Design uart, start of the top module:
module uart #(
    parameter DATA_WIDTH = 8,
    parameter FIFO_DEPTH = 16
) (
    input  logic        clk_i,        
    input  logic        rst_ni,       
    input  logic        stb_i,        
    input  logic [ 1:0] adr_i,        
    input  logic [ 3:0] byte_sel_i,   
    input  logic        we_i,         
    input  logic [31:0] dat_i,        
    output logic [31:0] dat_o,        
    input  logic        uart_rx_i,    
    output logic        uart_tx_o     
);
  logic                                                                                                               [          15:0] baud_div_reg;   
  logic                                                                                                                                tx_en_reg;   
  logic                                                                                                                                rx_en_reg;   
  logic                                                                                                                                tx_full_o;   
  ...
Size in the first run: ~1,700 cells after synthesis, roughly 390 flip-flops, roughly 18,000 um2 of cells after synthesis.
export LEC_CHECK = 0
export ABC_AREA = 1
export CAP_MARGIN = 25
export CELL_PAD_IN_SITES_GLOBAL_PLACEMENT = 0
export CORE_ASPECT_RATIO = 0.57
export CORE_MARGIN = 2
export CORE_UTILIZATION = 22
export CTS_CLUSTER_DIAMETER = 215
export GPL_ROUTABILITY_DRIVEN = 0
export GPL_TIMING_DRIVEN = 1
export MAX_ROUTING_LAYER = met4
export MIN_ROUTING_LAYER = met2
export PLACE_DENSITY_LB_ADDON = 0.07
export SETUP_SLACK_MARGIN = 0.77
export SLEW_MARGIN = 20
export TNS_END_PERCENT = 15
create_clock -name core_clock -period 4.57 [get_ports {clk_i}]
run.sh (not shown) runs the stock make flow with config.mk's settings and CLKGATE_MAP_FILE=.
The starting point finished but fails on DRC.
Then changed:
Settings changed: CAP_MARGIN 25 to 20, CELL_PAD_IN_SITES_GLOBAL_PLACEMENT 0 to unset, CORE_ASPECT_RATIO 0.57 to unset, CORE_UTILIZATION 22 to 72, CTS_CLUSTER_DIAMETER 215 to unset, CTS_CLUSTER_SIZE set to 13, GPL_ROUTABILITY_DRIVEN 0 to unset, GPL_TIMING_DRIVEN 1 to unset, MAX_ROUTING_LAYER met4 to unset, MIN_ROUTING_LAYER met2 to unset, PLACE_DENSITY_LB_ADDON 0.07 to unset, SETUP_SLACK_MARGIN 0.77 to unset, TNS_END_PERCENT 15 to unset.
Clock period 4.57 ns to 2.57 ns, I/O delays scaled along.
The new run ran to the end with no violations.
Power went up by 71%.
Critical path depth went down by 9.
Die size went down by 69%.
Global-route usage went up by 10 points.
Design area went down by 2.5%.
Then changed:
Settings changed: CAP_MARGIN 20 to 40, CTS_CLUSTER_DIAMETER set to 396, MIN_ROUTING_LAYER set to met1, PLACE_DENSITY_LB_ADDON set to 0.07, SETUP_SLACK_MARGIN set to 0.37.
Maximum frequency went up by a few percent.
First-iteration DRC count rises by about a fifth.
Routed wire length is higher by a little under a tenth.
Via count goes up by a few percent.
Synthesized cell count is unchanged.
Cell count came out higher slightly.
Total power falls by a few percent.
Count of clock-buffer cells in the layout grows by 2.
Design area went up slightly.
Worst setup slack improves by 0.062 ns.
Core utilization came out higher by 1.5 points.

Setup of build 17:
Starting RTL as in the previous note.
export LEC_CHECK = 0
export ABC_AREA = 1
export CAP_MARGIN = 25
export CELL_PAD_IN_SITES_GLOBAL_PLACEMENT = 3
export CORE_ASPECT_RATIO = 1.3
export CORE_MARGIN = 2
export CORE_UTILIZATION = 40
export CTS_CLUSTER_DIAMETER = 215
export GPL_ROUTABILITY_DRIVEN = 0
export MAX_ROUTING_LAYER = met4
export MIN_ROUTING_LAYER = met2
export PLACE_DENSITY_LB_ADDON = 0.07
export SETUP_SLACK_MARGIN = 0.77
export SLEW_MARGIN = 20
create_clock -name core_clock -period 4.57 [get_ports {clk_i}]
Input-level comparison between build 45 and build 17:
- ABC_AREA: 1 -> unset
- MIN_ROUTING_LAYER: met2 -> unset
- CORE_ASPECT_RATIO: 1.3 -> unset
- GPL_ROUTABILITY_DRIVEN: 0 -> unset
- CAP_MARGIN: 25 -> 20
- MAX_ROUTING_LAYER: met4 -> unset
- PLACE_DENSITY_LB_ADDON: 0.07 -> unset
- PLACE_DENSITY: unset -> 0.6
- SETUP_SLACK_MARGIN: 0.77 -> unset
- CTS_CLUSTER_DIAMETER: 215 -> unset
- CELL_PAD_IN_SITES_GLOBAL_PLACEMENT: 3 -> unset
- the clock period (ns, I/O delays scaled along): 4.57 -> 10.0
--- outcome ---
Yosys chip area is lower on build 45. When build 45 is set beside build 17, its clock tree buffer count of the final layout turns out to be 4 smaller. Of build 45 and build 17, the higher finished layout cell area belongs to build 17. Build 17 and build 45 ended up with roughly the same share of the core filled with cells in the final layout. Compared with build 17, build 45 shows a post-synthesis cell count that is 489 lower. All-layer global routing usage: build 45 < build 17. Total grt overflow: build 17 vs build 45 identical. Relative to build 17, the routed wire length measured on build 45 has decreased by more than 10%. In terms of post-CTS setup buffer count, build 17 and build 45 differ only marginally. Build 17 has higher first-iteration DRC count than build 45.
diff inputs: build 45 => build 5
- an added CTS_CLUSTER_SIZE of 74
- an added ABC_AREA of 1
- a change of CORE_UTILIZATION from 40 to 72
- a deleted PLACE_DENSITY that had been 0.6
- a change of the clock period (ns, I/O delays scaled along) from 10.0 to 5.3
Comparing build 45 and build 5, the lower design area was measured on build 45. On xor and xnor fraction of the mapped netlist area: between build 45 and build 5, it ends up higher for build 45. Comparing build 45 and build 5, the higher combinational group share of total power was measured on build 5. Standby leakage power for build 5: about 12% up relative to build 45.
Modified inputs, build 68 compared to build 5
- ABC_AREA no longer set, was 1
- CTS_CLUSTER_SIZE no longer set, was 74
- PLACE_DENSITY now 0.6, previously not set
- CORE_UTILIZATION now 40, was 72
- the clock period (ns, I/O delays scaled along) now 4.63, was 5.3
[summary]
Global routing usage summed across all routing layers for build 68: 14 points down relative to build 5
Total via count in the routed design in build 68 vs build 5: down about 23%
The cell area on build 5 is in line with that on build 68.
Utilization, build 5 and build 68: lower on build 68
In build 68, chip area in the Yosys report is lower than in build 5.
[compare] base=build 5 new=build 68: layout-stage area growth over the synthesis result went up by 3.3 points, reported leakage power moved down, net switching component of the power went up by about 0.4%.
No activity file was given, so power comes from the tool's default toggle rates.
